==> flow/design.v <==
module add_op(input [31:0] A, input [31:0] B, output [31:0] result);
    assign result = A + B;
endmodule
module sub_op(input [31:0] A, input [31:0] B, output [31:0] result);
    assign result = A - B;
endmodule
module and_op(input [31:0] A, input [31:0] B, output [31:0] result);
    assign result = A & B;
endmodule
module or_op(input [31:0] A, input [31:0] B, output [31:0] result);
    assign result = A | B;
endmodule
module xor_op(input [31:0] A, input [31:0] B, output [31:0] result);
    assign result = A ^ B;
endmodule
module nor_op(input [31:0] A, input [31:0] B, output [31:0] result);
    assign result = ~(A | B);
endmodule
module not_op(input [31:0] A, output [31:0] result);
    assign result = ~A;
endmodule
module sll_op(input [31:0] A, input [31:0] B, output [31:0] result);
    assign result = A << B;
endmodule
module srl_op(input [31:0] A, input [31:0] B, output [31:0] result);
    assign result = A >> B;
endmodule
module sra_op(input [31:0] A, input [31:0] B, output [31:0] result);
    assign result = A >> B;
endmodule
module inc_op(input [31:0] A, output [31:0] result);
    assign result = A + 4;
endmodule
module dec_op(input [31:0] A, output [31:0] result);
    assign result = A - 4;
endmodule
module slt_op(input [31:0] A, input [31:0] B, output [31:0] result);
    assign result = (A < B) ? 32'b1 : 32'b0;
endmodule
module sgt_op(input [31:0] A, input [31:0] B, output [31:0] result);
    assign result = (A > B) ? 32'b1 : 32'b0;
endmodule
module lui_op(input [31:0] B, output [31:0] result);
    assign result = {B[15:0], 16'b0};
endmodule
module alu(
    input [31:0] A,
    input [31:0] B,
    input [3:0] opcode,
    output [31:0] result
);
    wire [31:0] add_result;
    wire [31:0] sub_result;
    wire [31:0] and_result;
    wire [31:0] or_result;
    wire [31:0] xor_result;
    wire [31:0] nor_result;
    wire [31:0] not_result;
    wire [31:0] sll_result;
    wire [31:0] srl_result;
    wire [31:0] sra_result;
    wire [31:0] inc_result;
    wire [31:0] dec_result;
    wire [31:0] slt_result;
    wire [31:0] sgt_result;
    wire [31:0] lui_result;
    add_op add(A, B, add_result);
    sub_op sub(A, B, sub_result);
    and_op and_gate(A, B, and_result);
    or_op or_gate(A, B, or_result);
    xor_op xor_gate(A, B, xor_result);
    nor_op nor_gate(A, B, nor_result);
    not_op not_gate(A, not_result);
    sll_op sll(A, B,sll_result);
    srl_op srl(A, B,srl_result);
    sra_op sra(A, B,sra_result);
    inc_op inc(A,  inc_result);
    dec_op dec(A, dec_result);
    slt_op slt(A, B, slt_result);
    sgt_op sgt(A, B, sgt_result);
    lui_op lui(B, lui_result);
    assign result = (opcode == 4'b0000) ? add_result : 
                    (opcode == 4'b0001) ? sub_result :
                    (opcode == 4'b0010) ? and_result :
                    (opcode == 4'b0011) ? or_result :
                    (opcode == 4'b0100) ? xor_result :
                    (opcode == 4'b0101) ? nor_result :
                    (opcode == 4'b0110) ? not_result :
                    (opcode == 4'b0111) ? sll_result :
                    (opcode == 4'b1000) ? srl_result :
                    (opcode == 4'b1001) ? sra_result :
                    (opcode == 4'b1010) ? inc_result :
                    (opcode == 4'b1011) ? dec_result :
                    (opcode == 4'b1100) ? slt_result :
                    (opcode == 4'b1101) ? sgt_result :
                    (opcode == 4'b1110) ? lui_result : 32'b0;
endmodule
module register_bank(
    input clk,
    input rst,
    input [3:0] read_reg1,
    input [3:0] read_reg2,
    input [3:0] write_reg,
    input [31:0] write_data,
    input write_enable,
    output reg [31:0] data_out1,
    output reg [31:0] data_out2,
    output [15:0] output_display
);
    reg [31:0] registers [15:0];  
    reg [15:0] out_display_reg;
    integer i;
    always @(posedge clk or posedge rst) begin
        if (rst) begin
            for (i = 0; i < 16; i = i + 1)
                registers[i] <= (i == 0 || i == 15) ? 32'd0 : i * 10;
        end else if (write_enable) begin
            registers[write_reg] <= write_data;  
        end
    end
    always @(*) begin
        data_out1 = registers[read_reg1];
        data_out2 = registers[read_reg2];
    end
    always @(posedge clk) begin
        out_display_reg <= registers[write_reg][15:0];  
    end
    assign output_display = out_display_reg;
endmodule
module top_processor(
    input clk,
    input rst,
    input [3:0] rx,      
    input [3:0] ry,      
    input [3:0] rz,      
    input [3:0] op,      
    input write_en,      
    output [31:0] result_out   
);
    wire [31:0] operand1;
    wire [31:0] operand2;
    wire [31:0] alu_result;
    reg [31:0] result_reg;
    always @(posedge clk or posedge rst) begin
        if (rst)
            result_reg <= 32'b0;
        else
            result_reg <= alu_result;
    end
    register_bank reg_bank(
        .clk(clk),
        .rst(rst),
        .read_reg1(ry),
        .read_reg2(rz),
        .write_reg(rx),
        .write_data(alu_result),
        .write_enable(write_en),
        .data_out1(operand1),
        .data_out2(operand2),
        .output_display()
    );
    alu alu_unit(
        .A(operand1),
        .B(operand2),
        .opcode(op),
        .result(alu_result)
    );
    assign result_out = result_reg;
endmodule
make LEC_CHECK=0 CAP_MARGIN=20 CORE_MARGIN=2 CORE_UTILIZATION=40 SLEW_MARGIN=20 finish   # period 7.97 ns
run.sh (not shown) runs the stock make flow with config.mk's settings and CLKGATE_MAP_FILE=.
The first run completed with no timing, DRC or antenna violations.
Then changed:
Clock period 7.97 ns to 8.0 ns, I/O delays scaled along.
Result:
- area after synthesis stays the same
- sequential power goes down by about 0.8%
- cell count decreases by about 0.46%
- final area came out lower by about 0.5%


## main
// top_processor: RTL as listed in full above, without the edits since
Settings: LEC_CHECK=0, ABC_AREA=1, CAP_MARGIN=20, CELL_PAD_IN_SITES_DETAIL_PLACEMENT=1, CORE_MARGIN=2, CORE_UTILIZATION=64, HOLD_SLACK_MARGIN=0.05, MIN_ROUTING_LAYER=met2, PLACE_DENSITY_LB_ADDON=0.13, SLEW_MARGIN=25, TNS_END_PERCENT=90; clock period 8.0 ns.
main did not finish; the tool stopped in detailed placement with error DPL-0033.
Relative to main, the following input files were edited for the feature branch:
Settings: putting MAX_ROUTING_LAYER at met4 where nothing was set; clearing PLACE_DENSITY_LB_ADDON, which used to be 0.13; putting CORE_ASPECT_RATIO at 0.82 where nothing was set; clearing TNS_END_PERCENT, which used to be 90; swapping 25 for 15 in SLEW_MARGIN; swapping 64 for 37 in CORE_UTILIZATION; clearing HOLD_SLACK_MARGIN, which used to be 0.05; putting PLACE_DENSITY at 0.78 where nothing was set; swapping 1 for 0 in ABC_AREA; swapping 2 for 10 in CORE_MARGIN; putting CELL_PAD_IN_SITES_GLOBAL_PLACEMENT at 1 where nothing was set; putting CTS_CLUSTER_DIAMETER at 159 where nothing was set; putting GPL_ROUTABILITY_DRIVEN at 0 where nothing was set; swapping 8.0 for 11.0 in the clock period (ns, I/O delays scaled along).
Results
- No final results exist for the feature branch, since it was stopped by error GRT-0116 during global routing.
- Taking main as the reference point, the height of the die of the feature branch rises by about 27%.
- Die area: the feature branch vs main up 93%
- Delta (the feature branch minus main): mean cell area of the mapped netlist rose by 2.6 um^2, x dimension of the die increased 130 um, synthesis area per yosys went up.


Starts from the design.v that is shown in full above.
Settings: LEC_CHECK=0, CAP_MARGIN=20, CORE_MARGIN=2, CORE_UTILIZATION=40, CTS_CLUSTER_SIZE=45, SETUP_SLACK_MARGIN=-0.65, SLEW_MARGIN=20, TNS_END_PERCENT=20; clock period 8.0 ns.
==> next run, changes <==
ABC_AREA = 1   (was unset)
CORE_UTILIZATION = 72   (was 40)
CTS_CLUSTER_DIAMETER = 142   (was unset)
CTS_CLUSTER_SIZE = 99   (was 45)
PLACE_DENSITY = 0.85   (was unset)
SETUP_SLACK_MARGIN = -0.13   (was -0.65)
TNS_END_PERCENT = 10   (was 20)
clock period = 2.79 ns   (was 8.0 ns; I/O delays follow)
What happened:
- With this change the flow never finished: it broke off in clock tree synthesis with DPL-0038
- die area went down by 45%
- synthesized area is lower by 2.5%
- synthesized cell count grows by 39%
Power is estimated from default activity; no workload was simulated.
